**flow/design.v**
```verilog
`timescale 1ns / 1ps
module OV7670_MemController (
    input  logic        clk,
    input  logic        reset,
    input  logic        href,
    input  logic        vsync,
    input  logic [ 7:0] ov7670_data,
    output logic        we,
    output logic [16:0] wAddr,
    output logic [15:0] wData,
    output logic        camera_dp_en,
    output logic        v_finish_camera,
    output logic [ 9:0] x_pixel_camera,
    output logic [ 9:0] y_pixel_camera
);
    logic [15:0] pixel_data;
    logic [ 9:0] h_counter;   
    logic [ 9:0] v_counter;   
    assign wAddr = v_counter * 320 + h_counter[9:1];
    assign wData = pixel_data;
    assign x_pixel_camera = h_counter / 2;
    assign y_pixel_camera = v_counter;
    assign camera_dp_en = ((x_pixel_camera < 320) && (y_pixel_camera < 240));
    always_ff @(posedge clk, posedge reset) begin
        if (reset) begin
            h_counter  <= 0;
            pixel_data <= 0;
            we         <= 1'b0;
        end else begin
            if (href) begin
                h_counter <= h_counter + 1;
                if (h_counter[0] == 0) begin
                    pixel_data[15:8] <= ov7670_data;
                    we               <= 1'b0;
                end else begin
                    pixel_data[7:0] <= ov7670_data;
                    we              <= 1'b1;
                end
            end else begin
                h_counter <= 0;
                we        <= 1'b0;
            end
        end
    end
    always_ff @(posedge clk, posedge reset) begin
        if (reset) begin
            v_counter <= 0;
        end else begin
            if (vsync) begin
                v_counter <= 0;
            end else begin
                if (h_counter == (320 * 2 - 1)) begin
                    v_counter <= v_counter + 1;
                end
            end
        end
    end
    logic v_sync_flag;
    always_ff @(posedge clk or posedge reset) begin
        if (reset) begin
            v_sync_flag <= 0;
            v_finish_camera <= 0;
        end else if (vsync) begin
            if (!v_sync_flag) begin
                v_sync_flag <= 1;
                v_finish_camera <= 1;
            end else begin
                v_finish_camera <= 0;
            end
        end else begin
            v_sync_flag <= 0;
            v_finish_camera <= 0;
        end
    end
endmodule
module negedge_detect (
    input  logic clk,
    input  logic reset,
    input  logic x,
    output logic o_tick
);
    logic tmp_reg;
    always_ff @(posedge clk or posedge reset) begin
        if (reset) begin
            tmp_reg <= 0;
        end else begin
            tmp_reg <= x;
        end
    end
    assign o_tick = (~x) & tmp_reg;
endmodule
`timescale 1ns / 1ps
module rgb_to_hsv (
    input  logic [4:0] r_data,
    input  logic [5:0] g_data,
    input  logic [4:0] b_data,
    output logic [1:0] r_g_decision,     
    output logic [7:0] s_data,
    output logic [7:0] v_data
);
    localparam GREEN_R_MAX_THRESHOLD = 120;
    localparam GREEN_G_MIN_THRESHOLD = 180;
    localparam GREEN_B_MAX_THRESHOLD = 120;
    localparam RED_R_MIN_THRESHOLD = 190;
    localparam RED_G_MAX_THRESHOLD = 100;
    localparam RED_B_MAX_THRESHOLD = 100;
    logic [7:0] r_8b;
    logic [7:0] g_8b;
    logic [7:0] b_8b;
    logic [7:0] max_val;
    logic [7:0] min_val;
    assign r_8b = {r_data, r_data[4:2]};
    assign g_8b = {g_data, g_data[5:4]};
    assign b_8b = {b_data, b_data[4:2]};
    always_comb begin
        if ((g_8b >= GREEN_G_MIN_THRESHOLD) && (r_8b <= GREEN_R_MAX_THRESHOLD) && (b_8b <= GREEN_B_MAX_THRESHOLD)) begin
            r_g_decision = 1;
        end
        else if ((r_8b >= RED_R_MIN_THRESHOLD) && (g_8b <= RED_G_MAX_THRESHOLD) && (b_8b <= RED_B_MAX_THRESHOLD)) begin
            r_g_decision = 0;
        end else begin
            r_g_decision = 2;
        end
    end
    find_max_val U_MAX_VAL (
        .x1 (r_8b),
        .x2 (g_8b),
        .x3 (b_8b),
        .max(max_val)
    );
    find_min_val U_MIN_VAL (
        .x1 (r_8b),
        .x2 (g_8b),
        .x3 (b_8b),
        .min(min_val)
    );
    assign v_data = max_val;
    always_comb begin
        if (!max_val) begin
            s_data = 0;
        end else begin
            s_data = ((max_val - min_val) * 255) / max_val;
        end
    end
endmodule
module find_max_val (
    input  logic [7:0] x1,
    input  logic [7:0] x2,
    input  logic [7:0] x3,
    output logic [7:0] max
);
    logic [7:0] temp_max;
    assign temp_max = (x1 > x2) ? x1 : x2;
    assign max = (temp_max > x3) ? temp_max : x3;
endmodule
module find_min_val (
    input  logic [7:0] x1,
    input  logic [7:0] x2,
    input  logic [7:0] x3,
    output logic [7:0] min
);
    logic [7:0] temp_min;
    assign temp_min = (x1 < x2) ? x1 : x2;
    assign min = (temp_min < x3) ? temp_min : x3;
endmodule
`timescale 1ns / 1ps
module Label_Gen (
    input  logic [7:0] s_data,
    input  logic [7:0] v_data,
    input  logic [1:0] r_g_decision,
    output logic [2:0] label_data
);
    localparam ROAD = 0;
    localparam WALK_ROAD = 1;
    localparam BACKGROUND = 2;
    localparam CAR = 3;
    localparam HUMAN = 4;
    localparam ROAD_V_THRESHOLD = 38;
    localparam ROAD_S_THRESHOLD = 77;
    localparam WALK_V_THRESHOLD = 179;
    localparam WALK_S_THRESHOLD = 51;
    always_comb begin
        if (r_g_decision == 0) begin
            label_data = CAR;
        end 
        else if (r_g_decision == 1) begin
            label_data = HUMAN;
        end 
        else if ((v_data >= WALK_V_THRESHOLD) && (s_data <= WALK_S_THRESHOLD)) begin
            label_data = WALK_ROAD;
        end
        else if((v_data <= ROAD_V_THRESHOLD) && (s_data <= ROAD_S_THRESHOLD)) begin
            label_data = ROAD;
        end 
        else begin
            label_data = BACKGROUND;
        end
    end
endmodule
`timescale 1ns / 1ps
module cam_pixel_labeler (
    input  logic        clk,
    input  logic        reset,
    input  logic        href,
    input  logic        vsync,
    input  logic [ 7:0] ov7670_data,
    output logic        we,
    output logic [16:0] wAddr,
    output logic [ 2:0] label_data,
    output logic        camera_dp_en,
    output logic        v_finish_camera,
    output logic [ 9:0] x_pixel_camera,
    output logic [ 9:0] y_pixel_camera
);
    logic [15:0] ov7670_wData;
    logic [ 1:0] r_g_decision;
    logic [ 7:0] s_data;
    logic [ 7:0] v_data;
    OV7670_MemController U_OV7670_MemController (
        .clk            (clk),
        .reset          (reset),
        .href           (href),
        .vsync          (vsync),
        .ov7670_data    (ov7670_data),
        .we             (we),
        .wAddr          (wAddr),
        .wData          (ov7670_wData),
        .camera_dp_en   (camera_dp_en),
        .v_finish_camera(v_finish_camera),
        .x_pixel_camera (x_pixel_camera),
        .y_pixel_camera (y_pixel_camera)
    );
    rgb_to_hsv U_rgb_to_hsv (
        .r_data      (ov7670_wData[15:11]),
        .g_data      (ov7670_wData[10:5]),
        .b_data      (ov7670_wData[4:0]),
        .s_data      (s_data),
        .v_data      (v_data),
        .r_g_decision(r_g_decision)
    );
    Label_Gen U_Label_Gen (
        .r_g_decision(r_g_decision),
        .s_data      (s_data),
        .v_data      (v_data),
        .label_data  (label_data)
    );
endmodule
```
**flow/run.sh**
```bash
#!/bin/bash
# the make line also repeats each setting of config.mk as NAME=value (left out here)
make -C /OpenROAD-flow-scripts/flow DESIGN_CONFIG=/design/flow/config.mk WORK_HOME=/design/flow/orfs CLKGATE_MAP_FILE= finish
```
**flow/config.mk**
```make
export PLATFORM = sky130hd
export DESIGN_NAME = cam_pixel_labeler
export DESIGN_NICKNAME = cam_pixel_labeler
export VERILOG_FILES = /design/flow/design.v
export SDC_FILE = /design/flow/constraint.sdc
export NUM_CORES = 4
export LEC_CHECK = 0
export ABC_AREA = 1
export CAP_MARGIN = 20
export CORE_MARGIN = 2
export CORE_UTILIZATION = 71
export CTS_CLUSTER_SIZE = 96
export SLEW_MARGIN = 20
```
**flow/constraint.sdc**
```tcl
create_clock -name core_clock -period 98.4 [get_ports {clk}]
set_input_delay 19.6800 -clock core_clock [delete_from_list [all_inputs] [get_ports {clk}]]
set_output_delay 19.6800 -clock core_clock [all_outputs]
set_load 0.01 [all_outputs]
```
==> results of run 1 <==
## routing by layer
layer  vias to the layer above  global-route usage [%]  routed length [um]
met3                       146                   3.039                4318
met1                     13023                   45.77               32210
li1                      15044                       -                   -
met5                         -                       0                   0
met4                         0                   9.329                1623
met2                       897                   59.78               33020
## metrics by stage
stage	instances	utilization [%]	worst slack (ns)	cell area, sq um
final	5115	76.46	7.064	28130
after global routing	5115	76.46	-0.3696	28130
after CTS	5058	74.40	0.9794	27370
after detailed placement	5050	74.00	1.408	27220
after global placement	5050	74.00	4.405	27220
after floorplan	4594	-	8.856	26620
## final cells by class
| type | instances | area share [%] |
|---|---|---|
| tap | 468 | 2.082 |
| clock inverter | 3 | 0.08452 |
| inverter | 730 | 9.902 |
| timing repair inverter | 1 | 0.02669 |
| timing repair buffer | 107 | 3.448 |
| sequential | 39 | 3.470 |
| multi-input combinational | 3762 | 80.54 |
| clock buffer | 5 | 0.4448 |
## repair_timing
action	CTS	global route
buffers inserted	0	46
resized	0	93
hold buffers	0	0
endpoints found under the setup margin	0	2
==> results.toml, run 1 <==
# generated from flow reports
[run_status]
status = "timing/DRC/antenna clean"

[logic_synthesis]
synth_chip_area_sq_um = 26620
logic_family = "simple AND/OR/NAND/NOR gates"
yosysTopAreaCell = "nand2_1"
ys_sh_mux_pct = 0.07990
syn_area_sq_um = 26620
yosys_cells = 4594
synth-seq-cells = 39
simple_gate_share_pct = 46.39
ys_sh_adder_pct = 16.48
ys_warn_count = 3
area_leaders = "nand2_1 17%, ha_1 14%, inv_1 9.0%"
edf_count = 0
flop_cell = "dfrtp_1"
synthDistinctLibCells = 75
aoi_share_pct = 13.07
syn_nets = 4938
postSynthCellCount = 4594
top_area_share_pct = 17.05
syn_area_per_cell_sq_um = 5.795
yosysMostFrequentCell = "nand2_1"
async_flop_share_pct = 100.0
xor_area_share_pct = 7.699
top_cells_by_count = "1209 x nand2_1, 639 x inv_1, 423 x nor2_1"
ys_seq_share_pct = 3.666

[critical_path]
r2r_end = "U_OV7670_MemController.v_counter[9]"
rr_startpoint = "U_OV7670_MemController.h_counter[0]"
worstSetupPathType = "flop to output pin"
crit_start = "U_OV7670_MemController.pixel_data[10]"
endpoint = "label_data[1]"
r2r_slack_ns = 95.84
cp-start-kind = "flop"
cp_max_fo = 37
critical-path-max-stage-delay_ns = 0.57
path_buffers = 86
cp_common_cell = "nand2_1"
worstPathRequired_ns = 78.72
cp_top_family = "simple AND/OR/NAND/NOR gates"
slowest_stage = "fa_1"
r2r_cells = 15
end_kind = "output pin"
cp.arrival_ns = 71.66
cp_num_cells = 477

[routing]
diodes = 0
first_pass_iters = 9
drc = 0
postRouteWirelength_um = 71170
wl_per_cell_um = 13.91
first_iter_violations = 2180
final_antenna_net_count = 0
vias = 29110
via_per_inst = 5.691

[finish]
syn2layout_area_growth_pct = 5.659
comb_area_sq_um = 22650
num-fill-cells = 3237
seqCellArea_sq_um = 975.9
nets = 4990

[clocking]
root_buffer = "clkbuf_16"
clockBufferDepth = 2
h-tree-depth = 2
cts_tree = "done"
cts_sinks = 39
numCtsBuffers = 5
clk_latency_ns = 0.28
path_clk_slew_ns = 0.07

[timing]
fin_crit_sh_pct = 92.82
whs_ns = 0.4123
clock_skew_ns = 0.008578
max_slew.worst_pin.slew_ns = 0.9202
maxSlewViolCount = 0
relSlewSlack_pct = 38.43
hold_viol_final = 0
min_period_ns = 91.34
finalSetupViolCount = 0
finalSetupTns_ns = 0
fmax_mhz = 10.95

[floorplanning]
placeableCoreArea_sq_um = 36790
initial_utilization_pct = 72.37
die_width_um = 197.6
io_pins = 55
die_h_um = 197.6
placementRows = 70
die_area_sq_um = 39060

[hold_path]
hp-class = "flop to flop"
hold_path_depth = 1
hold_start = "U_OV7670_MemController.v_sync_flag"
whs_endpoint = "U_OV7670_MemController.v_finish_camera"

[global_route]
grt_pass1_vias = 25929
grt_max_degree = 40
antenna_found_initial = 0
grt_pass1_wl_um = 115500
overflow = 0
grt_util_all_layers_pct = 34.50

[place]
port_buffers = 53
globalplace.congestion = 1.013
place_hpwl_um = 56400

[job]
log.warning_count = 34
maxCapViolations = 0
==> inputs of run 2 (changes only) <==
CELL_PAD_IN_SITES_GLOBAL_PLACEMENT = 3   (was unset)
CORE_ASPECT_RATIO = 0.64   (was unset)
CORE_UTILIZATION = 40   (was 71)
CTS_CLUSTER_SIZE = unset   (was 96)
GPL_ROUTABILITY_DRIVEN = 0   (was unset)
HOLD_SLACK_MARGIN = 0.12   (was unset)
MIN_ROUTING_LAYER = met1   (was unset)
TNS_END_PERCENT = 70   (was unset)
clock period = 142.0 ns   (was 98.4 ns; I/O delays follow)
==> results.toml, run 2 <==
# yosys + openroad results
[run_status]
status = "aborted with a tool error"
stop_stage = "global placement without I/O (3_1_place_gp_skip_io)"
error = "[ERROR GPL-0301] Utilization 101.976 % exceeds 100%."

[floorplanning]
placeableCoreArea_sq_um = 65690
die_area_sq_um = 68680
initial_utilization_pct = 40.53
die_h_um = 210.4
placementRows = 75
die_width_um = 326.5

[logic_synthesis]
ys_sh_adder_pct = 16.48
aoi_share_pct = 13.07
flop_cell = "dfrtp_1"
ys_warn_count = 3
yosysMostFrequentCell = "nand2_1"
syn_area_per_cell_sq_um = 5.795
postSynthCellCount = 4594
edf_count = 0
area_leaders = "nand2_1 17%, ha_1 14%, inv_1 9.0%"
ys_sh_mux_pct = 0.07990
top_cells_by_count = "1209 x nand2_1, 639 x inv_1, 423 x nor2_1"
async_flop_share_pct = 100.0
xor_area_share_pct = 7.699
yosys_cells = 4594
yosysTopAreaCell = "nand2_1"
synthDistinctLibCells = 75
top_area_share_pct = 17.05
ys_seq_share_pct = 3.666
synth-seq-cells = 39
logic_family = "simple AND/OR/NAND/NOR gates"
syn_nets = 4938
syn_area_sq_um = 26620
synth_chip_area_sq_um = 26620
simple_gate_share_pct = 46.39
==> inputs of run 3 (changes only) <==
ABC_AREA = unset   (was 1)
CELL_PAD_IN_SITES_GLOBAL_PLACEMENT = unset   (was 3)
CORE_ASPECT_RATIO = unset   (was 0.64)
CORE_UTILIZATION = 71   (was 40)
CTS_CLUSTER_DIAMETER = 198   (was unset)
CTS_CLUSTER_SIZE = 41   (was unset)
GPL_ROUTABILITY_DRIVEN = unset   (was 0)
HOLD_SLACK_MARGIN = -0.09   (was 0.12)
MAX_ROUTING_LAYER = met4   (was unset)
MIN_ROUTING_LAYER = unset   (was met1)
TNS_END_PERCENT = unset   (was 70)
clock period = 99.6 ns   (was 142.0 ns; I/O delays follow)
==> results.toml, run 3 <==
# generated from flow reports
[logic_synthesis]
syn_nets = 3529
area_leaders = "ha_1 16%, o21a_1 4.8%, xnor2_1 4.7%"
ys_sh_adder_pct = 18.50
yosysTopAreaCell = "ha_1"
synth-seq-cells = 39
aoi_share_pct = 31.35
synth_chip_area_sq_um = 23990
simple_gate_share_pct = 27.89
flop_cell = "dfrtp_1"
syn_area_per_cell_sq_um = 7.532
ys_warn_count = 3
top_cells_by_count = "301 x ha_1, 277 x nand2_1, 248 x nor2_1"
logic_family = "AND-OR/OR-AND gates"
yosys_cells = 3185
postSynthCellCount = 3185
ys_sh_mux_pct = 4.986
top_area_share_pct = 15.70
async_flop_share_pct = 100.0
syn_area_sq_um = 23990
edf_count = 0
xor_area_share_pct = 7.876
ys_seq_share_pct = 4.068
synthDistinctLibCells = 174
yosysMostFrequentCell = "ha_1"

[critical_path]
cp-start-kind = "flop"
endpoint = "label_data[1]"
rr_startpoint = "U_OV7670_MemController.h_counter[1]"
slowest_stage = "fa_2"
crit_start = "U_OV7670_MemController.pixel_data[10]"
cp_num_cells = 436
end_kind = "output pin"
critical-path-max-stage-delay_ns = 0.59
r2r_slack_ns = 97.18
worstPathRequired_ns = 79.68
r2r_cells = 7
cp.arrival_ns = 83.35
r2r_end = "U_OV7670_MemController.v_counter[7]"
worstSetupPathType = "flop to output pin"
cp_common_cell = "o21a_1"
cp_max_fo = 15
cp_top_family = "AND-OR/OR-AND gates"
path_buffers = 38

[global_route]
grt_max_degree = 40
grt_util_all_layers_pct = 41.74
grt_pass1_vias = 26464
antenna_found_initial = 0
grt_pass1_wl_um = 123700
overflow = 0

[run_status]
status = "failed layout checks"
failed_checks = "negative setup slack"

[hold_path]
hold_start = "U_OV7670_MemController.v_sync_flag"
whs_endpoint = "U_OV7670_MemController.v_finish_camera"
hp-class = "flop to flop"
hold_path_depth = 1

[job]
maxCapViolations = 0
log.warning_count = 37

[place]
port_buffers = 53
place_hpwl_um = 55460
globalplace.congestion = 1.026
dpl_cell_area_sq_um = 26440

[timing]
min_period_ns = 103.27
whs_ns = 0.4062
fin_crit_sh_pct = 103.7
max_slew.worst_pin.slew_ns = 1.030
maxSlewViolCount = 0
clock_skew_ns = 0.007889
hold_viol_final = 0
fmax_mhz = 9.683
finalSetupViolCount = 2
fin_ws_ns = -3.673
rsz0062_at_grt = "true"
relSlewSlack_pct = 31.19

[clocking]
cts_tree = "done"
root_buffer = "clkbuf_16"
holdBufCountCts = 0
clk_latency_ns = 0.28
h-tree-depth = 2
cts_sinks = 39
numCtsBuffers = 5
clockBufferDepth = 2
path_clk_slew_ns = 0.05

[routing]
first_iter_violations = 3948
vias = 29652
postRouteWirelength_um = 89000
first_pass_iters = 12
via_per_inst = 7.411
final_antenna_net_count = 0
diodes = 0
drc = 0
wl_per_cell_um = 22.24

[finish]
num-fill-cells = 1657
syn2layout_area_growth_pct = 23.02
nets = 3897
final_util_pct = 88.45
final_area_sq_um = 29510

[floorplanning]
initial_utilization_pct = 71.90
placementRows = 67
io_pins = 55
die_width_um = 187.8
die_area_sq_um = 35270
die_h_um = 187.8
placeableCoreArea_sq_um = 33360
run 3: per-layer routing:
| layer | share of wire (%) | global-route usage (%) | up-vias |
|---|---|---|---|
| met5 | 0 | - | - |
| met4 | 6.8 | 16.26 | 0 |
| met3 | 10 | 4.567 | 828 |
| met2 | 46 | 70.84 | 2328 |
| met1 | 37 | 50.75 | 13718 |
| li1 | - | - | 12778 |
run 3: area by class of cell:
class	instances	area, sq um	area share, %
repair buffers	454	3603	12.21
clock buffers	6	138.9	0.4706
well taps	448	560.5	1.900
inverters	156	596.8	2.022
multi-input cells	2897	23620	80.05
clock inverters	1	5.005	0.01696
flip-flops and latches	39	982.2	3.328
run 3: through the flow:
stage | setup slack [ns] | setup TNS [ns] | cells
6_report | -3.673 | -4.834 | 4001
3_3_place_gp | -2.772 | -3.346 | 3766
2_1_floorplan | -1.160 | -1.160 | 3185
4_1_cts | -1.144 | -1.144 | 3853
3_5_place_dp | -5.468 | -8.624 | 3766
5_1_grt | -6.520 | -10.54 | 4001
run 3: what timing repair did:
item,CTS,global route
setup buffers,78,146
endpoints found under the hold margin,0,0
resized,71,174
pin swaps,69,227
setup endpoints to repair,2,2
gates cloned,2,2
==> inputs of run 4 (changes only) <==
ABC_AREA = 1   (was unset)
CORE_UTILIZATION = 72   (was 71)
CTS_CLUSTER_DIAMETER = 236   (was 198)
CTS_CLUSTER_SIZE = 96   (was 41)
HOLD_SLACK_MARGIN = 0.3   (was -0.09)
MAX_ROUTING_LAYER = unset   (was met4)
PLACE_DENSITY = 0.42   (was unset)
SETUP_SLACK_MARGIN = -2.0   (was unset)
clock period = 75.2 ns   (was 99.6 ns; I/O delays follow)
==> results.toml, run 4 <==
# generated from flow reports
[run_status]
status = "failed layout checks"
failed_checks = "negative setup slack"

[timing]
relSlewSlack_pct = 19.69
fin_crit_sh_pct = 104.7
fmax_mhz = 12.70
max_slew.worst_pin.slew_ns = 1.205
finalSetupViolCount = 2
rsz0062_at_grt = "true"
min_period_ns = 78.76
fin_ws_ns = -3.564
maxSlewViolCount = 0
hold_viol_final = 0
clock_skew_ns = 0.009048

[critical_path]
r2r_slack_ns = 72.62
crit_start = "U_OV7670_MemController.pixel_data[6]"
r2r_cells = 15
worstSetupPathType = "flop to output pin"
path_buffers = 83
rr_startpoint = "U_OV7670_MemController.h_counter[0]"
r2r_end = "U_OV7670_MemController.v_counter[9]"
worstPathRequired_ns = 60.16
cp_max_fo = 15
cp_top_family = "simple AND/OR/NAND/NOR gates"
cp_num_cells = 475
critical-path-max-stage-delay_ns = 0.53
cp.arrival_ns = 63.72
slowest_stage = "fa_1"
cp_common_cell = "nand2_1"
endpoint = "label_data[1]"
end_kind = "output pin"
cp-start-kind = "flop"

[logic_synthesis]
ys_warn_count = 3
area_leaders = "nand2_1 17%, ha_1 14%, inv_1 9.0%"
syn_nets = 4938
syn_area_sq_um = 26620
flop_cell = "dfrtp_1"
ys_sh_mux_pct = 0.07990
synthDistinctLibCells = 75
top_cells_by_count = "1209 x nand2_1, 639 x inv_1, 423 x nor2_1"
ys_seq_share_pct = 3.666
synth_chip_area_sq_um = 26620
xor_area_share_pct = 7.699
top_area_share_pct = 17.05
yosysMostFrequentCell = "nand2_1"
synth-seq-cells = 39
aoi_share_pct = 13.07
syn_area_per_cell_sq_um = 5.795
logic_family = "simple AND/OR/NAND/NOR gates"
simple_gate_share_pct = 46.39
yosysTopAreaCell = "nand2_1"
ys_sh_adder_pct = 16.48
postSynthCellCount = 4594
yosys_cells = 4594
edf_count = 0
async_flop_share_pct = 100.0

[routing]
met1_length_um = 35270
top_layer_used = "met5"
first_iter_violations = 4346
wl_per_cell_um = 17.80
drc = 0
vias = 34540
met3WireLength_um = 10650
final_antenna_net_count = 0
via_per_inst = 6.331
diodes = 0
postRouteWirelength_um = 97140
met2WireLength_um = 43390
first_pass_iters = 14

[floorplanning]
die_area_sq_um = 38530
placementRows = 70
die_width_um = 196.3
die_h_um = 196.3
initial_utilization_pct = 72.89
placeableCoreArea_sq_um = 36520
io_pins = 55

[global_route]
overflow = 0
grt_pass1_vias = 28383
antenna_found_initial = 2
grt_max_degree = 40
grt_util_all_layers_pct = 38.36
grt_pass1_wl_um = 127600

[clocking]
cts_tree = "done"
clockBufferDepth = 2
root_buffer = "clkbuf_16"
cts_sinks = 39
clk_latency_ns = 0.29
numCtsBuffers = 5
holdBufCountCts = 0
path_clk_slew_ns = 0.06
h-tree-depth = 2

[place]
place_hpwl_um = 61170
dpl_cell_area_sq_um = 29530
port_buffers = 53
numPlacedInstances = 5291
globalplace.congestion = 1.043

[job]
maxCapViolations = 0
log.warning_count = 36

[finish]
nets = 5331
final_area_sq_um = 32250
num-fill-cells = 2063
final_util_pct = 88.30
syn2layout_area_growth_pct = 21.15
finalNonFillerCells = 5456

[hold_path]
hold_path_depth = 1
whs_endpoint = "U_OV7670_MemController.v_finish_camera"
hp-class = "flop to flop"
hold_start = "U_OV7670_MemController.v_sync_flag"
==> run 4: final cells by class <==
class	count	area (sq um)	area share, %
multi-input cells	3757	24140	74.84
repair buffers	451	3562	11.05
inverters	730	2804	8.694
flip-flops and latches	39	975.9	3.026
well taps	468	585.6	1.816
clock buffers	5	125.1	0.3880
clock inverters	3	43.79	0.1358
repair inverters	3	17.52	0.05432
==> run 4: repair_timing <==
action                     4_1_cts  5_1_grt
buffers inserted                25      135
gates cloned                     2        6
pin swaps                       15      213
resized                         34      304
setup endpoints to repair        2        2
==> run 4: stage by stage <==
| stage | hold WS, ns | setup WS (ns) | TNS (ns) |
|---|---|---|---|
| floorplan | 0.3785 | -3.055 | -4.904 |
| global placement | 0.4052 | -0.6479 | -0.6479 |
| detailed placement | 0.4032 | -3.489 | -5.721 |
| CTS | 0.4159 | -1.993 | -2.815 |
| global route | 0.4510 | -7.891 | -14.61 |
| finish | 0.4122 | -3.564 | -6.174 |
==> run 4: routing by layer <==
metal | GRT usage, % | up-vias
met1 | 48.88 | 15314
li1 | - | 15743
met2 | 67.23 | 2572
met5 | 0 | -
met3 | 3.730 | 909
met4 | 13.64 | 2
==> inputs of run 5 (changes only) <==
ABC_AREA = unset   (was 1)
CORE_UTILIZATION = 65   (was 72)
CTS_CLUSTER_DIAMETER = 124   (was 236)
CTS_CLUSTER_SIZE = unset   (was 96)
HOLD_SLACK_MARGIN = unset   (was 0.3)
PLACE_DENSITY = unset   (was 0.42)
SETUP_SLACK_MARGIN = unset   (was -2.0)
clock period = 107.0 ns   (was 75.2 ns; I/O delays follow)
==> results.toml, run 5 <==
# generated from flow reports
[logic_synthesis]
syn_area_per_cell_sq_um = 7.532
async_flop_share_pct = 100.0
yosys_cells = 3185
logic_family = "AND-OR/OR-AND gates"
ys_sh_adder_pct = 18.50
syn_area_sq_um = 23990
simple_gate_share_pct = 27.89
synthDistinctLibCells = 174
ys_warn_count = 3
edf_count = 0
top_area_share_pct = 15.70
top_cells_by_count = "301 x ha_1, 277 x nand2_1, 248 x nor2_1"
flop_cell = "dfrtp_1"
syn_nets = 3529
synth_chip_area_sq_um = 23990
postSynthCellCount = 3185
area_leaders = "ha_1 16%, o21a_1 4.8%, xnor2_1 4.7%"
ys_seq_share_pct = 4.068
aoi_share_pct = 31.35
xor_area_share_pct = 7.876
ys_sh_mux_pct = 4.986
synth-seq-cells = 39
yosysTopAreaCell = "ha_1"
yosysMostFrequentCell = "ha_1"

[routing]
met1_length_um = 32700
wl_per_cell_um = 19.58
first_pass_iters = 6
drc = 0
postRouteWirelength_um = 76620
diodes = 0
via_per_inst = 6.758
met2WireLength_um = 35940
top_layer_used = "met4"
met3WireLength_um = 5825
vias = 26443
final_antenna_net_count = 0
first_iter_violations = 2144

[timing]
maxSlewViolCount = 0
relSlewSlack_pct = 13.51
clock_skew_ns = 0.004420
hold_viol_final = 0
max_slew.worst_pin.slew_ns = 1.265
finalSetupViolCount = 0
fin_crit_sh_pct = 96.92
finalSetupTns_ns = 0
fmax_mhz = 9.643
min_period_ns = 103.70

[hold_path]
whs_endpoint = "U_OV7670_MemController.v_finish_camera"
hp-class = "flop to flop"
hold_path_depth = 1
hold_start = "U_OV7670_MemController.v_sync_flag"

[floorplanning]
initial_utilization_pct = 65.84
placementRows = 70
placeableCoreArea_sq_um = 36430
die_h_um = 196.1
die_width_um = 196.1
die_area_sq_um = 38460
io_pins = 55

[critical_path]
crit_start = "U_OV7670_MemController.pixel_data[8]"
cp_common_cell = "o21a_1"
worstSetupPathType = "flop to output pin"
r2r_end = "U_OV7670_MemController.v_counter[7]"
worstPathRequired_ns = 85.60
r2r_slack_ns = 104.77
cp_top_family = "AND-OR/OR-AND gates"
slowest_stage = "fa_2"
cp_num_cells = 445
rr_startpoint = "U_OV7670_MemController.h_counter[3]"
end_kind = "output pin"
cp.arrival_ns = 82.30
r2r_cells = 6
endpoint = "label_data[1]"
cp-start-kind = "flop"
critical-path-max-stage-delay_ns = 0.58
path_buffers = 34
cp_max_fo = 19

[global_route]
overflow = 0
antenna_found_initial = 0
grt_max_degree = 40
grt_pass1_wl_um = 120500
grt_util_all_layers_pct = 36.77
grt_pass1_vias = 25110

[place]
numPlacedInstances = 3813
place_hpwl_um = 59590
globalplace.congestion = 1.057
port_buffers = 53
dpl_cell_area_sq_um = 26060

[clocking]
holdBufCountCts = 0
cts_tree = "done"
clk_latency_ns = 0.28
numCtsBuffers = 5
h-tree-depth = 2
path_clk_slew_ns = 0.06
root_buffer = "clkbuf_16"
clockBufferDepth = 2
cts_sinks = 39

[finish]
nets = 3788
finalNonFillerCells = 3913
syn2layout_area_growth_pct = 17.01
final_area_sq_um = 28070
final_util_pct = 77.04

[run_status]
status = "timing/DRC/antenna clean"

[job]
maxCapViolations = 0
log.warning_count = 34
-- run 5: layout make-up --
| cell class | instances | area [sq um] |
|---|---|---|
| clock buffer | 5 | 125.1 |
| clock inverter | 3 | 43.79 |
| tap | 468 | 585.6 |
| timing repair buffer | 346 | 2784 |
| sequential | 39 | 979.7 |
| fill | 2711 | 8366 |
| multi-input combinational | 2896 | 22950 |
| inverter | 156 | 600.6 |
-- run 5: repair_timing --
item                       CTS  global route
gates resized               31           240
gates cloned                 1             1
pin swaps                    8            92
setup endpoints to repair    2             2
setup buffers                5            85
-- run 5: layer usage --
metal  vias up  track usage, %
met4         0           9.680
met3       202           4.762
met1     12521           48.74
li1      12553               -
met2      1167           62.90
met5         -               0
-- run 5: per-stage QoR --
| step | hold WS, ns | worst slack (ns) |
|---|---|---|
| 2_1_floorplan | 0.3777 | 0.05649 |
| 3_3_place_gp | 0.3863 | 0.8860 |
| 3_5_place_dp | 0.3861 | -2.131 |
| 4_1_cts | 0.4034 | 0.02335 |
| 5_1_grt | 0.4223 | -1.162 |
| 6_report | 0.3999 | 3.297 |
==> inputs of run 6 (changes only) <==
CORE_UTILIZATION = 40   (was 65)
CTS_CLUSTER_DIAMETER = unset   (was 124)
clock period = 110.0 ns   (was 107.0 ns; I/O delays follow)
==> results.toml, run 6 <==
# generated from flow reports
[timing]
finalSetupTns_ns = 0
relSlewSlack_pct = 23.80
fin_crit_sh_pct = 95.65
min_period_ns = 105.22
hold_viol_final = 0
max_slew.worst_pin.slew_ns = 1.141
finalSetupViolCount = 0
fmax_mhz = 9.504
maxSlewViolCount = 0
clock_skew_ns = 0.002684

[logic_synthesis]
ys_sh_mux_pct = 4.986
area_leaders = "ha_1 16%, o21a_1 4.8%, xnor2_1 4.7%"
synthDistinctLibCells = 174
syn_area_sq_um = 23990
synth-seq-cells = 39
yosysTopAreaCell = "ha_1"
synth_chip_area_sq_um = 23990
async_flop_share_pct = 100.0
ys_warn_count = 3
ys_seq_share_pct = 4.068
aoi_share_pct = 31.35
syn_nets = 3529
flop_cell = "dfrtp_1"
yosysMostFrequentCell = "ha_1"
simple_gate_share_pct = 27.89
yosys_cells = 3185
logic_family = "AND-OR/OR-AND gates"
syn_area_per_cell_sq_um = 7.532
xor_area_share_pct = 7.876
postSynthCellCount = 3185
top_area_share_pct = 15.70
ys_sh_adder_pct = 18.50
edf_count = 0
top_cells_by_count = "301 x ha_1, 277 x nand2_1, 248 x nor2_1"

[clocking]
cts_tree = "done"
cts_sinks = 39
root_buffer = "clkbuf_16"
numCtsBuffers = 5
holdBufCountCts = 0
path_clk_slew_ns = 0.06
h-tree-depth = 2
clk_latency_ns = 0.28
clockBufferDepth = 2

[hold_path]
hold_path_depth = 1
hp-class = "flop to flop"
hold_start = "U_OV7670_MemController.v_sync_flag"
whs_endpoint = "U_OV7670_MemController.v_finish_camera"

[critical_path]
r2r_cells = 7
critical-path-max-stage-delay_ns = 0.58
slowest_stage = "or4_1"
worstPathRequired_ns = 88.00
cp_common_cell = "o21a_1"
cp_num_cells = 438
r2r_end = "U_OV7670_MemController.v_counter[9]"
r2r_slack_ns = 107.81
end_kind = "output pin"
endpoint = "label_data[1]"
cp_max_fo = 19
cp-start-kind = "flop"
cp_top_family = "AND-OR/OR-AND gates"
crit_start = "U_OV7670_MemController.pixel_data[10]"
path_buffers = 35
rr_startpoint = "U_OV7670_MemController.h_counter[1]"
cp.arrival_ns = 83.22
worstSetupPathType = "flop to output pin"

[place]
globalplace.congestion = 0.9433
place_hpwl_um = 57170
port_buffers = 53
dpl_cell_area_sq_um = 25710

[global_route]
grt_pass1_vias = 22799
overflow = 0
grt_max_degree = 40
antenna_found_initial = 0
grt_util_all_layers_pct = 21.82
grt_pass1_wl_um = 115700

[floorplanning]
die_area_sq_um = 61940
io_pins = 55
die_h_um = 248.9
die_width_um = 248.9
initial_utilization_pct = 40.57
placeableCoreArea_sq_um = 59130
placementRows = 89

[finish]
final_area_sq_um = 27590
syn2layout_area_growth_pct = 15.03
nets = 3709
final_util_pct = 46.67

[routing]
postRouteWirelength_um = 72250
via_per_inst = 5.966
first_pass_iters = 5
diodes = 0
wl_per_cell_um = 17.46
vias = 24694
final_antenna_net_count = 0
drc = 0
first_iter_violations = 1365

[job]
log.warning_count = 32
maxCapViolations = 0

[run_status]
status = "timing/DRC/antenna clean"
run 6: what timing repair did:
item | CTS | global route
setup buffers | 5 | 90
endpoints found under the hold margin | 0 | 0
setup endpoints to repair | 2 | 2
cloned | 1 | 3
pin swaps | 4 | 43
gates resized | 38 | 185
run 6: final cells by class:
type                       count  area (sq um)
clock buffer                   7         152.6
sequential                    39         982.2
multi-input combinational   2897         22740
clock inverter                 1         7.507
timing repair buffer         266          2151
tap                          773         967.2
fill                        5949         31540
inverter                     156         596.8
run 6: metal layers:
metal | vias up | GRT usage (%) | share of wire, %
met1 | 11658 | 28.57 | 45
met5 | - | 0 | 0
met3 | 96 | 1.181 | 3.3
met2 | 528 | 39.38 | 49
li1 | 12412 | - | -
met4 | 0 | 4.606 | 1.9
run 6: metrics by stage:
step	setup WS, ns	hold slack [ns]	instances
after floorplan	0.6266	0.3777	3185
after global placement	-2.699	0.3837	4032
after detailed placement	-2.839	0.3866	4032
after CTS	0.02682	0.3954	4046
after global routing	-0.5402	0.4271	4139
final	4.784	0.3934	4139
==> inputs of run 7 (changes only) <==
ABC_AREA = 1   (was unset)
CORE_UTILIZATION = 57   (was 40)
CTS_CLUSTER_DIAMETER = 357   (was unset)
CTS_CLUSTER_SIZE = 100   (was unset)
clock period = 86.2 ns   (was 110.0 ns; I/O delays follow)
==> results.toml, run 7 <==
# generated from flow reports
[timing]
fin_ws_ns = 5.284
finalSetupTns_ns = 0
whs_ns = 0.4116
maxSlewViolCount = 0
min_period_ns = 80.92
relSlewSlack_pct = 44.10
max_slew.worst_pin.slew_ns = 0.8353
fin_crit_sh_pct = 93.87
hold_viol_final = 0
finalSetupViolCount = 0
clock_skew_ns = 0.003527
fmax_mhz = 12.36

[critical_path]
r2r_slack_ns = 83.71
cp.arrival_ns = 63.68
slowest_stage = "or4_2"
worstPathRequired_ns = 68.96
critical-path-max-stage-delay_ns = 0.58
rr_startpoint = "U_OV7670_MemController.h_counter[1]"
cp-start-kind = "flop"
crit_start = "U_OV7670_MemController.pixel_data[8]"
r2r_cells = 15
worstSetupPathType = "flop to output pin"
cp_common_cell = "nand2_1"
end_kind = "output pin"
cp_top_family = "simple AND/OR/NAND/NOR gates"
cp_max_fo = 17
path_buffers = 89
cp_num_cells = 473
endpoint = "label_data[1]"
r2r_end = "U_OV7670_MemController.v_counter[9]"

[global_route]
grt_max_degree = 40
overflow = 0
grt_util_all_layers_pct = 30.47
antenna_found_initial = 0
grt_pass1_vias = 26032
grt_pass1_wl_um = 124800

[routing]
final_antenna_net_count = 0
wl_per_cell_um = 14.47
postRouteWirelength_um = 77610
diodes = 0
vias = 29311
first_iter_violations = 2062
via_per_inst = 5.465
drc = 0
first_pass_iters = 9

[logic_synthesis]
flop_cell = "dfrtp_1"
area_leaders = "nand2_1 17%, ha_1 14%, inv_1 9.0%"
ys_warn_count = 3
syn_nets = 4938
logic_family = "simple AND/OR/NAND/NOR gates"
syn_area_sq_um = 26620
simple_gate_share_pct = 46.39
yosys_cells = 4594
top_cells_by_count = "1209 x nand2_1, 639 x inv_1, 423 x nor2_1"
xor_area_share_pct = 7.699
ys_sh_mux_pct = 0.07990
top_area_share_pct = 17.05
ys_sh_adder_pct = 16.48
ys_seq_share_pct = 3.666
yosysMostFrequentCell = "nand2_1"
async_flop_share_pct = 100.0
yosysTopAreaCell = "nand2_1"
edf_count = 0
synth_chip_area_sq_um = 26620
synthDistinctLibCells = 75
postSynthCellCount = 4594
syn_area_per_cell_sq_um = 5.795
aoi_share_pct = 13.07
synth-seq-cells = 39

[hold_path]
hp-class = "flop to flop"
hold_start = "U_OV7670_MemController.v_sync_flag"
whs_endpoint = "U_OV7670_MemController.v_finish_camera"
hold_path_depth = 1

[place]
globalplace.congestion = 0.9837
numPlacedInstances = 5268
place_hpwl_um = 61930
port_buffers = 53
dp_slack_ns = -2.042

[finish]
num-fill-cells = 4730
finalNonFillerCells = 5363
nets = 5099
syn2layout_area_growth_pct = 10.85

[clocking]
cts_tree = "done"
clk_latency_ns = 0.28
root_buffer = "clkbuf_16"
clockBufferDepth = 2
path_clk_slew_ns = 0.06
cts_sinks = 39
h-tree-depth = 2
numCtsBuffers = 5

[job]
maxCapViolations = 0
log.warning_count = 34

[floorplanning]
initial_utilization_pct = 57.42
die_area_sq_um = 48450
placementRows = 79
die_width_um = 220.1
die_h_um = 220.1
io_pins = 55
placeableCoreArea_sq_um = 46360

[run_status]
status = "timing/DRC/antenna clean"
## run 7: layout make-up
class,count,area (sq um),area share [%]
multi-input combinational,3761,23050,78.10
clock buffer,6,128.9,0.4367
timing repair buffer,216,1780,6.033
sequential,39,979.7,3.320
tap,607,759.5,2.574
inverter,730,2790,9.455
clock inverter,2,12.51,0.04240
timing repair inverter,2,12.51,0.04240
## run 7: stage by stage
step	area [sq um]	util [%]
5_1_grt	29510	63.66
6_report	29510	63.66
3_5_place_dp	27990	60.38
3_3_place_gp	27990	60.38
2_1_floorplan	26630	-
4_1_cts	28270	60.99
## run 7: repair_timing
action / CTS / global route
setup buffers: 5 / 72
cloned: 3 / 7
hold buffers: 0 / 0
resized: 23 / 215
pin swaps: 5 / 83
setup endpoints to repair: 2 / 2
## run 7: metal layers
| metal | GRT usage [%] | wire, um | vias up |
|---|---|---|---|
| met5 | 0 | 0 | - |
| met4 | 6.913 | 1635 | 0 |
| met3 | 1.311 | 3259 | 131 |
| met2 | 51.74 | 36150 | 757 |
| met1 | 42.54 | 36560 | 13174 |
| li1 | - | - | 15249 |
==> inputs of run 8 (changes only) <==
ABC_AREA = unset   (was 1)
CAP_MARGIN = 5   (was 20)
CORE_UTILIZATION = 70   (was 57)
CTS_CLUSTER_DIAMETER = 50   (was 357)
CTS_CLUSTER_SIZE = 41   (was 100)
TNS_END_PERCENT = 5   (was unset)
clock period = 81.0 ns   (was 86.2 ns; I/O delays follow)
==> results.toml, run 8 <==
# yosys + openroad results
[run_status]
status = "aborted with a tool error"
stop_stage = "detailed placement (3_5_place_dp)"
error = "[ERROR DPL-0038] Utilization greater than 100%, impossible to legalize"

[logic_synthesis]
flop_cell = "dfrtp_1"
syn_area_sq_um = 23990
simple_gate_share_pct = 27.89
edf_count = 0
synth-seq-cells = 39
ys_sh_adder_pct = 18.50
ys_seq_share_pct = 4.068
ys_sh_mux_pct = 4.986
syn_nets = 3529
yosysMostFrequentCell = "ha_1"
postSynthCellCount = 3185
top_area_share_pct = 15.70
synthDistinctLibCells = 174
synth_chip_area_sq_um = 23990
ys_warn_count = 3
syn_area_per_cell_sq_um = 7.532
xor_area_share_pct = 7.876
aoi_share_pct = 31.35
area_leaders = "ha_1 16%, o21a_1 4.8%, xnor2_1 4.7%"
async_flop_share_pct = 100.0
yosysTopAreaCell = "ha_1"
logic_family = "AND-OR/OR-AND gates"
yosys_cells = 3185
top_cells_by_count = "301 x ha_1, 277 x nand2_1, 248 x nor2_1"

[floorplanning]
placeableCoreArea_sq_um = 33620
io_pins = 55
placementRows = 67
die_area_sq_um = 35760
die_width_um = 189.1
die_h_um = 189.1
initial_utilization_pct = 71.36

[place]
globalplace.congestion = 1.020
port_buffers = 53
-- run 8: per-stage QoR --
| step | hold WS (ns) |
|---|---|
| 3_3_place_gp | 0.3880 |
| 2_1_floorplan | 0.3777 |
==> inputs of run 9 (changes only) <==
ABC_AREA = 1   (was unset)
CAP_MARGIN = 20   (was 5)
CORE_UTILIZATION = 71   (was 70)
CTS_CLUSTER_DIAMETER = 236   (was 50)
CTS_CLUSTER_SIZE = 96   (was 41)
PLACE_DENSITY = 0.42   (was unset)
TNS_END_PERCENT = unset   (was 5)
clock period = 88.6 ns   (was 81.0 ns; I/O delays follow)
==> results.toml, run 9 <==
# generated from flow reports
[clocking]
clk_latency_ns = 0.29
numCtsBuffers = 5
path_clk_slew_ns = 0.06
root_buffer = "clkbuf_16"
h-tree-depth = 2
cts_sinks = 39
holdBufCountCts = 0
clockBufferDepth = 2
cts_tree = "done"

[job]
log.warning_count = 34
maxCapViolations = 0

[floorplanning]
die_area_sq_um = 39060
io_pins = 55
placementRows = 70
die_h_um = 197.6
placeableCoreArea_sq_um = 36790
die_width_um = 197.6
initial_utilization_pct = 72.37

[logic_synthesis]
ys_warn_count = 3
ys_sh_mux_pct = 0.07990
area_leaders = "nand2_1 17%, ha_1 14%, inv_1 9.0%"
postSynthCellCount = 4594
yosys_cells = 4594
async_flop_share_pct = 100.0
simple_gate_share_pct = 46.39
ys_sh_adder_pct = 16.48
yosysMostFrequentCell = "nand2_1"
yosysTopAreaCell = "nand2_1"
edf_count = 0
syn_area_sq_um = 26620
synth-seq-cells = 39
syn_nets = 4938
flop_cell = "dfrtp_1"
synthDistinctLibCells = 75
top_area_share_pct = 17.05
top_cells_by_count = "1209 x nand2_1, 639 x inv_1, 423 x nor2_1"
aoi_share_pct = 13.07
logic_family = "simple AND/OR/NAND/NOR gates"
synth_chip_area_sq_um = 26620
ys_seq_share_pct = 3.666
syn_area_per_cell_sq_um = 5.795
xor_area_share_pct = 7.699

[hold_path]
hp-class = "flop to flop"
hold_start = "U_OV7670_MemController.v_sync_flag"
whs_endpoint = "U_OV7670_MemController.v_finish_camera"
hold_path_depth = 1

[routing]
first_iter_violations = 2532
postRouteWirelength_um = 76620
wl_per_cell_um = 14.76
first_pass_iters = 8
vias = 30081
drc = 0
diodes = 0
final_antenna_net_count = 0
via_per_inst = 5.794

[timing]
fin_ws_ns = 4.695
fmax_mhz = 11.92
finalSetupViolCount = 0
relSlewSlack_pct = 44.42
finalSetupTns_ns = 0
fin_crit_sh_pct = 94.70
maxSlewViolCount = 0
max_slew.worst_pin.slew_ns = 0.8306
min_period_ns = 83.91
hold_viol_final = 0
clock_skew_ns = 0.005660

[place]
place_hpwl_um = 58570
dpl_cell_area_sq_um = 27510
dp_slack_ns = -2.405
port_buffers = 53
globalplace.congestion = 1.001

[critical_path]
cp-start-kind = "flop"
crit_start = "U_OV7670_MemController.pixel_data[8]"
r2r_cells = 15
r2r_slack_ns = 85.72
critical-path-max-stage-delay_ns = 0.58
cp_num_cells = 478
endpoint = "label_data[1]"
cp_common_cell = "nand2_1"
cp_max_fo = 20
worstPathRequired_ns = 70.88
cp.arrival_ns = 66.19
path_buffers = 84
worstSetupPathType = "flop to output pin"
rr_startpoint = "U_OV7670_MemController.h_counter[1]"
slowest_stage = "fa_1"
r2r_end = "U_OV7670_MemController.v_counter[9]"
cp_top_family = "simple AND/OR/NAND/NOR gates"
end_kind = "output pin"

[global_route]
grt_util_all_layers_pct = 36.65
overflow = 0
grt_pass1_wl_um = 122000
grt_pass1_vias = 26584
grt_max_degree = 40
antenna_found_initial = 0

[finish]
comb_area_sq_um = 23060
final_area_sq_um = 29140
seqCellArea_sq_um = 977.2
num-fill-cells = 3018
final_util_pct = 79.21
nets = 5067
syn2layout_area_growth_pct = 9.461

[run_status]
status = "timing/DRC/antenna clean"
run 9: repair_timing:
action	in CTS	in global routing
pin swaps	6	65
hold endpoints to repair	0	0
gates resized	28	192
cloned	2	7
setup buffers	7	80
endpoints found under the setup margin	2	2
run 9: area by class of cell:
| type | count | area share (%) |
|---|---|---|
| sequential | 39 | 3.354 |
| timing repair inverter | 2 | 0.03435 |
| multi-input combinational | 3759 | 79.13 |
| inverter | 730 | 9.631 |
| clock buffer | 8 | 0.5367 |
| timing repair buffer | 186 | 5.303 |
| tap | 468 | 2.010 |
run 9: through the flow:
| stage | hold WS (ns) | cells |
|---|---|---|
| 2_1_floorplan | 0.3785 | 4594 |
| 3_3_place_gp | 0.3850 | 5088 |
| 3_5_place_dp | 0.4051 | 5088 |
| 4_1_cts | 0.4151 | 5105 |
| 5_1_grt | 0.4194 | 5192 |
| 6_report | 0.4102 | 5192 |
run 9: layer usage:
| layer | GRT usage (%) | vias to the layer above | routed length [um] |
|---|---|---|---|
| li1 | - | 15193 | - |
| met2 | 62.78 | 1181 | 35440 |
| met1 | 48.79 | 13462 | 33080 |
| met5 | 0 | - | 0 |
| met4 | 10.61 | 0 | 2482 |
| met3 | 3.449 | 245 | 5608 |
==> inputs of run 10 (changes only) <==
CELL_PAD_IN_SITES_GLOBAL_PLACEMENT = 3   (was unset)
CORE_UTILIZATION = 40   (was 71)
CTS_CLUSTER_DIAMETER = unset   (was 236)
CTS_CLUSTER_SIZE = unset   (was 96)
GPL_ROUTABILITY_DRIVEN = 0   (was unset)
HOLD_SLACK_MARGIN = 0.12   (was unset)
MIN_ROUTING_LAYER = met2   (was unset)
PLACE_DENSITY = unset   (was 0.42)
TNS_END_PERCENT = 70   (was unset)
clock period = 150.0 ns   (was 88.6 ns; I/O delays follow)
==> results.toml, run 10 <==
# yosys + openroad results
[run_status]
error = "[ERROR GPL-0301] Utilization 101.658 % exceeds 100%."
status = "aborted with a tool error"
stop_stage = "global placement without I/O (3_1_place_gp_skip_io)"

[logic_synthesis]
syn_area_per_cell_sq_um = 5.795
synth-seq-cells = 39
synthDistinctLibCells = 75
synth_chip_area_sq_um = 26620
syn_nets = 4938
simple_gate_share_pct = 46.39
top_area_share_pct = 17.05
ys_seq_share_pct = 3.666
syn_area_sq_um = 26620
flop_cell = "dfrtp_1"
edf_count = 0
yosysTopAreaCell = "nand2_1"
xor_area_share_pct = 7.699
area_leaders = "nand2_1 17%, ha_1 14%, inv_1 9.0%"
ys_sh_mux_pct = 0.07990
async_flop_share_pct = 100.0
yosys_cells = 4594
aoi_share_pct = 13.07
ys_warn_count = 3
top_cells_by_count = "1209 x nand2_1, 639 x inv_1, 423 x nor2_1"
logic_family = "simple AND/OR/NAND/NOR gates"
yosysMostFrequentCell = "nand2_1"
postSynthCellCount = 4594
ys_sh_adder_pct = 16.48

[floorplanning]
placeableCoreArea_sq_um = 65860
die_area_sq_um = 68630
die_width_um = 262.0
initial_utilization_pct = 40.42
die_h_um = 262.0
placementRows = 94
==> inputs of run 11 (changes only) <==
ABC_AREA = unset   (was 1)
CELL_PAD_IN_SITES_GLOBAL_PLACEMENT = unset   (was 3)
CORE_UTILIZATION = 72   (was 40)
CTS_CLUSTER_DIAMETER = 124   (was unset)
GPL_ROUTABILITY_DRIVEN = unset   (was 0)
HOLD_SLACK_MARGIN = unset   (was 0.12)
MIN_ROUTING_LAYER = unset   (was met2)
TNS_END_PERCENT = unset   (was 70)
clock period = 99.9 ns   (was 150.0 ns; I/O delays follow)
==> results.toml, run 11 <==
# yosys + openroad results
[run_status]
status = "aborted with a tool error"
stop_stage = "global routing (5_1_grt)"
error = "[ERROR GRT-0232] Routing congestion too high. Check the congestion heatmap in the GUI."

[logic_synthesis]
synth_chip_area_sq_um = 23990
simple_gate_share_pct = 27.89
ys_warn_count = 3
top_area_share_pct = 15.70
yosysTopAreaCell = "ha_1"
yosys_cells = 3185
synthDistinctLibCells = 174
logic_family = "AND-OR/OR-AND gates"
xor_area_share_pct = 7.876
synth-seq-cells = 39
syn_area_sq_um = 23990
syn_area_per_cell_sq_um = 7.532
flop_cell = "dfrtp_1"
ys_sh_mux_pct = 4.986
area_leaders = "ha_1 16%, o21a_1 4.8%, xnor2_1 4.7%"
async_flop_share_pct = 100.0
syn_nets = 3529
postSynthCellCount = 3185
ys_seq_share_pct = 4.068
aoi_share_pct = 31.35
yosysMostFrequentCell = "ha_1"
top_cells_by_count = "301 x ha_1, 277 x nand2_1, 248 x nor2_1"
ys_sh_adder_pct = 18.50
edf_count = 0

[place]
port_buffers = 53
globalplace.congestion = 1.039
dpl_cell_area_sq_um = 26700
place_hpwl_um = 60690

[floorplanning]
placeableCoreArea_sq_um = 32700
io_pins = 55
die_width_um = 186.5
die_h_um = 186.5
placementRows = 66
initial_utilization_pct = 73.35
die_area_sq_um = 34790

[clocking]
cts_sinks = 39
holdBufCountCts = 0
clockBufferDepth = 2
numCtsBuffers = 5
h-tree-depth = 2
root_buffer = "clkbuf_16"

[global_route]
overflow = 343
grt_util_all_layers_pct = 83.75
-- run 11: per-layer routing --
| layer | track usage (%) | overflow |
|---|---|---|
| met5 | 39.42 | 0 |
| met4 | 89.41 | 128 |
| met3 | 67.63 | 12 |
| met2 | 99.44 | 196 |
| met1 | 82.61 | 7 |
-- run 11: per-stage QoR --
step	setup TNS, ns	instances	worst slack, ns	util, %
after global placement	-1.010	3797	-1.010	81.65
after CTS	0	3936	0.009493	86.42
after detailed placement	-5.644	3797	-3.922	81.65
after floorplan	-0.9203	3185	-0.9203	-
-- run 11: what timing repair did --
item / in CTS
buffers inserted: 129
cloned: 2
resized: 86
pin swaps: 79
endpoints found under the setup margin: 2
==> inputs of run 12 (changes only) <==
CORE_UTILIZATION = 40   (was 72)
CTS_CLUSTER_DIAMETER = unset   (was 124)
SETUP_SLACK_MARGIN = 5.0   (was unset)
clock period = 131.0 ns   (was 99.9 ns; I/O delays follow)
==> results.toml, run 12 <==
# generated from flow reports
[run_status]
status = "timing/DRC/antenna clean"

[critical_path]
r2r_slack_ns = 128.85
cp.arrival_ns = 92.77
crit_start = "U_OV7670_MemController.pixel_data[6]"
r2r_cells = 7
rr_startpoint = "U_OV7670_MemController.h_counter[1]"
worstSetupPathType = "flop to output pin"
cp_max_fo = 33
cp_common_cell = "o21a_1"
cp-start-kind = "flop"
cp_num_cells = 438
worstPathRequired_ns = 104.80
slowest_stage = "or4_4"
end_kind = "output pin"
cp_top_family = "AND-OR/OR-AND gates"
endpoint = "label_data[1]"
r2r_end = "U_OV7670_MemController.v_counter[7]"
path_buffers = 35
critical-path-max-stage-delay_ns = 0.65

[logic_synthesis]
aoi_share_pct = 31.35
edf_count = 0
syn_nets = 3529
synthDistinctLibCells = 174
synth_chip_area_sq_um = 23990
top_area_share_pct = 15.70
yosys_cells = 3185
syn_area_sq_um = 23990
synth-seq-cells = 39
ys_seq_share_pct = 4.068
ys_warn_count = 3
ys_sh_mux_pct = 4.986
yosysTopAreaCell = "ha_1"
area_leaders = "ha_1 16%, o21a_1 4.8%, xnor2_1 4.7%"
syn_area_per_cell_sq_um = 7.532
simple_gate_share_pct = 27.89
logic_family = "AND-OR/OR-AND gates"
flop_cell = "dfrtp_1"
top_cells_by_count = "301 x ha_1, 277 x nand2_1, 248 x nor2_1"
postSynthCellCount = 3185
async_flop_share_pct = 100.0
xor_area_share_pct = 7.876
yosysMostFrequentCell = "ha_1"
ys_sh_adder_pct = 18.50

[hold_path]
hold_path_depth = 1
hold_start = "U_OV7670_MemController.v_sync_flag"
hp-class = "flop to flop"
whs_endpoint = "U_OV7670_MemController.v_finish_camera"

[global_route]
grt_pass1_wl_um = 112400
grt_max_degree = 41
overflow = 0
grt_util_all_layers_pct = 21.06
antenna_found_initial = 1
grt_pass1_vias = 22090

[timing]
rsz0062_at_grt = "false"
maxSlewViolCount = 0
finalSetupViolCount = 0
min_period_ns = 118.97
fin_crit_sh_pct = 90.81
finalSetupTns_ns = 0
relSlewSlack_pct = 31.83
fmax_mhz = 8.406
clock_skew_ns = 0.005206
hold_viol_final = 0
max_slew.worst_pin.slew_ns = 1.021

[place]
port_buffers = 53
globalplace.congestion = 0.8931
place_hpwl_um = 55120
dpl_cell_area_sq_um = 24980

[clocking]
numCtsBuffers = 5
clk_latency_ns = 0.28
cts_sinks = 39
cts_tree = "done"
path_clk_slew_ns = 0.06
root_buffer = "clkbuf_16"
clockBufferDepth = 2
h-tree-depth = 2

[finish]
final_area_sq_um = 25640
nets = 3542
syn2layout_area_growth_pct = 6.885
final_util_pct = 43.36
comb_area_sq_um = 22050
seqCellArea_sq_um = 975.9
num-fill-cells = 6085

[floorplanning]
io_pins = 55
placementRows = 89
die_h_um = 248.9
placeableCoreArea_sq_um = 59130
initial_utilization_pct = 40.57
die_width_um = 248.9
die_area_sq_um = 61940

[routing]
first_iter_violations = 1477
final_antenna_net_count = 0
vias = 23892
wl_per_cell_um = 17.28
diodes = 0
first_pass_iters = 5
drc = 0
via_per_inst = 6.015
postRouteWirelength_um = 68620

[job]
maxCapViolations = 0
log.warning_count = 32
==> run 12: repair_timing <==
action | 4_1_cts | 5_1_grt
buffers inserted | 0 | 26
hold buffers | 0 | 0
setup endpoints to repair | 0 | 2
resized | 0 | 62
==> run 12: cell type report <==
cell class | instances | area share (%)
repair buffers | 100 | 3.557
well taps | 773 | 3.772
clock buffers | 5 | 0.4880
inverters | 156 | 2.313
multi-input cells | 2896 | 85.98
flip-flops and latches | 39 | 3.806
clock inverters | 3 | 0.07808
==> run 12: layer usage <==
metal  up-vias  track usage (%)  share of wire [%]
li1      12056                -                  -
met1     11211            28.31                 47
met2       536            37.06                 47
met3        87           0.9509                3.7
met4         2            4.762                2.5
met5         -                0              0.019
==> run 12: metrics by stage <==
step	hold WS [ns]	std cells	worst slack, ns
after floorplan	0.3777	3185	17.43
after global placement	0.3778	3936	8.226
after CTS	0.4018	3944	5.892
final	0.4023	3972	12.03
after detailed placement	0.3888	3936	6.623
after global routing	0.4138	3972	4.849
==> inputs of run 13 (changes only) <==
CORE_UTILIZATION = 70   (was 40)
CTS_CLUSTER_DIAMETER = 124   (was unset)
CTS_CLUSTER_SIZE = 31   (was unset)
SETUP_SLACK_MARGIN = unset   (was 5.0)
clock period = 100.0 ns   (was 131.0 ns; I/O delays follow)
==> results.toml, run 13 <==
# generated from flow reports
[logic_synthesis]
yosysTopAreaCell = "ha_1"
synth-seq-cells = 39
yosys_cells = 3185
simple_gate_share_pct = 27.89
ys_seq_share_pct = 4.068
area_leaders = "ha_1 16%, o21a_1 4.8%, xnor2_1 4.7%"
top_area_share_pct = 15.70
ys_warn_count = 3
synth_chip_area_sq_um = 23990
ys_sh_mux_pct = 4.986
xor_area_share_pct = 7.876
logic_family = "AND-OR/OR-AND gates"
yosysMostFrequentCell = "ha_1"
syn_area_sq_um = 23990
postSynthCellCount = 3185
edf_count = 0
syn_area_per_cell_sq_um = 7.532
aoi_share_pct = 31.35
flop_cell = "dfrtp_1"
ys_sh_adder_pct = 18.50
syn_nets = 3529
async_flop_share_pct = 100.0
synthDistinctLibCells = 174
top_cells_by_count = "301 x ha_1, 277 x nand2_1, 248 x nor2_1"

[timing]
finalSetupTns_ns = -4.696
fmax_mhz = 9.655
fin_ws_ns = -3.568
max_slew.worst_pin.slew_ns = 1.024
finalSetupViolCount = 2
rsz0062_at_grt = "true"
maxSlewViolCount = 0
fin_crit_sh_pct = 103.6
hold_viol_final = 0
min_period_ns = 103.57
clock_skew_ns = 0.01565
relSlewSlack_pct = 30.99

[routing]
drc = 0
postRouteWirelength_um = 95780
first_pass_iters = 12
vias = 30387
final_antenna_net_count = 0
wl_per_cell_um = 23.75
first_iter_violations = 4025
via_per_inst = 7.535

[clocking]
path_clk_slew_ns = 0.07
root_buffer = "clkbuf_16"
clockBufferDepth = 2
numCtsBuffers = 5
cts_sinks = 39
clk_latency_ns = 0.29
cts_tree = "done"
h-tree-depth = 2

[critical_path]
cp.arrival_ns = 83.57
cp_num_cells = 442
endpoint = "label_data[1]"
crit_start = "U_OV7670_MemController.pixel_data[9]"
cp_common_cell = "o21a_1"
critical-path-max-stage-delay_ns = 0.60
slowest_stage = "fa_1"
r2r_slack_ns = 97.60
cp_top_family = "AND-OR/OR-AND gates"
worstPathRequired_ns = 80.00
worstSetupPathType = "flop to output pin"
r2r_cells = 7
cp-start-kind = "flop"
cp_max_fo = 12
rr_startpoint = "U_OV7670_MemController.h_counter[0]"
path_buffers = 31
end_kind = "output pin"
r2r_end = "U_OV7670_MemController.v_counter[7]"

[finish]
nets = 3927
final_area_sq_um = 29980
num-fill-cells = 1671
seqCellArea_sq_um = 984.7
comb_area_sq_um = 23870
syn2layout_area_growth_pct = 24.98

[place]
globalplace.congestion = 1.037
dpl_cell_area_sq_um = 26630
dp_slack_ns = -4.526
port_buffers = 53
place_hpwl_um = 59670

[global_route]
grt_pass1_vias = 26701
grt_max_degree = 40
grt_pass1_wl_um = 129300
overflow = 0
antenna_found_initial = 1
grt_util_all_layers_pct = 43.15

[floorplanning]
placeableCoreArea_sq_um = 33620
die_h_um = 189.1
die_width_um = 189.1
placementRows = 67
die_area_sq_um = 35760
io_pins = 55
initial_utilization_pct = 71.36

[hold_path]
hp-class = "flop to flop"
hold_start = "U_OV7670_MemController.v_sync_flag"
hold_path_depth = 1
whs_endpoint = "U_OV7670_MemController.v_finish_camera"

[run_status]
status = "failed layout checks"
failed_checks = "negative setup slack"

[job]
log.warning_count = 36
maxCapViolations = 0
run 13: cell type report:
cell class                      count  area share (%)
Sequential cell                    39           3.284
Timing Repair Buffer              482           12.65
Inverter                          156           2.016
Tap cell                          448           1.870
Clock buffer                        5          0.4173
Antenna cell                        1        0.008347
Multi-Input combinational cell   2899           79.61
Clock inverter                      3          0.1461
run 13: metal layers:
| metal | share of wire (%) | vias to the layer above | global-route usage (%) |
|---|---|---|---|
| met5 | 0 | - | 0 |
| met4 | 9.2 | 0 | 23.68 |
| met3 | 11 | 999 | 7.303 |
| met2 | 45 | 2628 | 72.96 |
| met1 | 34 | 13899 | 52.05 |
| li1 | - | 12861 | - |
run 13: through the flow:
stage	hold WS, ns	util [%]	std cells
2_1_floorplan	0.3777	-	3185
3_3_place_gp	0.3865	79.23	3793
3_5_place_dp	0.3936	79.23	3793
4_1_cts	0.4040	82.31	3869
5_1_grt	0.4376	89.18	4032
6_report	0.4350	89.19	4033
run 13: repair_timing:
item | 4_1_cts | 5_1_grt
resized | 80 | 209
hold buffers | 0 | 0
pin swaps | 72 | 245
cloned | 2 | 3
buffers inserted | 66 | 159
endpoints found under the setup margin | 2 | 2
hold endpoints to repair | 0 | 0
